Setup of try-umber:
## lcd_top
module lcd_top(
  input clk,
  input rst,
  input PS2_CLK,
  input PS2_DATA,
  output [7:4] DB,
  output LCD_E,
  output LCD_RS,
  output LCD_RW,
  output [7:0] LED
  );
  wire busy;
  wire cmd;
  wire en;
  wire [7:0] data;
  snaptest LD1 (
    .clk(clk),
    .rst(rst),
    .busy(busy),
	 .PS2_CLK(PS2_CLK),
	 .PS2_DATA(PS2_DATA),
    .cmd(cmd),
    .en(en),
    .data(data),
	 .LED(LED)
    );
  lcd_controller LC1 (
    .clk(clk),
    .rst(rst),
    .en(en),
    .cmd(cmd),
    .data(data),
    .DB(DB),
    .LCD_E(LCD_E),
    .LCD_RS(LCD_RS),
    .LCD_RW(LCD_RW),
    .busy(busy)
    );
endmodule
Settings: LEC_CHECK=0, ABC_AREA=1, CAP_MARGIN=30, CORE_ASPECT_RATIO=0.99, CORE_MARGIN=2, CORE_UTILIZATION=62, CTS_CLUSTER_DIAMETER=116, CTS_CLUSTER_SIZE=27, GPL_ROUTABILITY_DRIVEN=0, GPL_TIMING_DRIVEN=0, SLEW_MARGIN=20, TNS_END_PERCENT=45; clock period 20.0 ns.
run.sh (not shown) runs the stock make flow with config.mk's settings and CLKGATE_MAP_FILE=.
Here is what was changed in the inputs of try-delta compared with try-umber.
Settings: changing CORE_UTILIZATION from 62 to 40; removing ABC_AREA (formerly 1); removing CTS_CLUSTER_SIZE (formerly 27); changing CAP_MARGIN from 30 to 20; removing TNS_END_PERCENT (formerly 45); removing GPL_TIMING_DRIVEN (formerly 0); removing CTS_CLUSTER_DIAMETER (formerly 116); removing CORE_ASPECT_RATIO (formerly 0.99); removing GPL_ROUTABILITY_DRIVEN (formerly 0); changing the clock period (ns, I/O delays scaled along) from 20.0 to 14.7.
- Going from try-umber to try-delta, final-layout worst hold slack lost 0.0036 ns, setup slack shows a reduction of 1.11 ns, total internal power rose 71%, xor and xnor area share after synthesis higher, total number of placement rows now sits higher.
What try-onyx does differently from try-delta at the input level:
Settings: an added MAX_ROUTING_LAYER of met4; an added SETUP_SLACK_MARGIN of 3.1; a change of CORE_UTILIZATION from 40 to 66; a change of the clock period (ns, I/O delays scaled along) from 14.7 to 12.3.
Findings:
Every stage of the flow completed for try-onyx, and the final layout passed the timing, design-rule and antenna checks.
On portion of the layout cell area used by non-clock buffers: between try-onyx and try-delta, it ends up lower for try-delta.
Comparing try-onyx and try-delta, sequential share of layout area is lower on try-delta.
Diff try-delta -> try-onyx: total CTS buffers has decreased, met2 layer usage reported by global route has increased.
For try-amber, these inputs were changed with respect to try-onyx:
Settings: setting CTS_CLUSTER_DIAMETER to 204 for the first time; removing SETUP_SLACK_MARGIN (formerly 3.1); removing MAX_ROUTING_LAYER (formerly met4); changing the clock period (ns, I/O delays scaled along) from 12.3 to 8.52.
### Flow results
Number of clock buffers inserted by TritonCTS: try-onyx and try-amber compared, higher one is try-amber. try-amber vs. try-onyx: register-to-register slack went down by 1.95 ns. Comparing relative contribution of the clock network to total power for try-onyx and try-amber, the smaller number came from try-onyx. Compared with try-onyx, in try-amber total routing usage reported by global routing dropped 1.1 points, estimated wirelength of the detail-placed design climbed 0.60%, overall power consumption climbed 1.7 mW, residual DRC count barely changed, met1 wire length climbed 7.8%. The insertion delay to the later sink of the worst-skew pair of try-amber and that of try-onyx are within noise of each other. Compared with try-onyx, in try-amber worst setup slack now sits lower, final cell count without fillers barely changed.

Starting RTL as in the previous note.
export LEC_CHECK = 0
export CAP_MARGIN = 20
export CORE_MARGIN = 2
export CORE_UTILIZATION = 50
export CTS_CLUSTER_SIZE = 92
export SLEW_MARGIN = 20
create_clock -name core_clock -period 12.1 [get_ports {clk}]
The first run passed the timing, design-rule and antenna checks.
Change:
- CORE_UTILIZATION: 50 -> 70
- CTS_CLUSTER_SIZE: 92 -> 17
- clock period: 12.1 -> 8.39 ns (I/O delays scaled with it)
The changed run completed with no timing, DRC or antenna violations; clock power climbs by about 50%; count of clock-buffer cells in the layout went down by 14; combinational power grows by 44%; setup slack loses 1.3 ns; clock skew increases by 0.0050 ns.
Change:
- CORE_UTILIZATION: 70 -> 40
- CTS_CLUSTER_SIZE: 17 -> unset
- SETUP_SLACK_MARGIN: unset -> -1.39
- clock period: 8.39 -> 14.7 ns (I/O delays scaled with it)
After rerunning: Worst setup slack improves by 2.5 ns; via count came out lower by 6.9%; wire length came out lower by 11%.
Change:
- SETUP_SLACK_MARGIN: -1.39 -> unset
- clock period: 14.7 -> 20.0 ns (I/O delays scaled with it)
The changed run ran to the end with no violations. Design area climbs by 0.30%. Via count shrinks by 0.50%. Power is lower by 25%. Clock skew climbs by 0.0057 ns. Worst setup slack gains 1.5 ns. Global-route usage came out lower by 0.11 points. Area after synthesis is unchanged. Sequential share of layout area went down by 0.16 points. First-iteration DRC count came out lower by 5.9%. Critical path depth came out lower by 4.
Power and IR drop assume default switching activity.
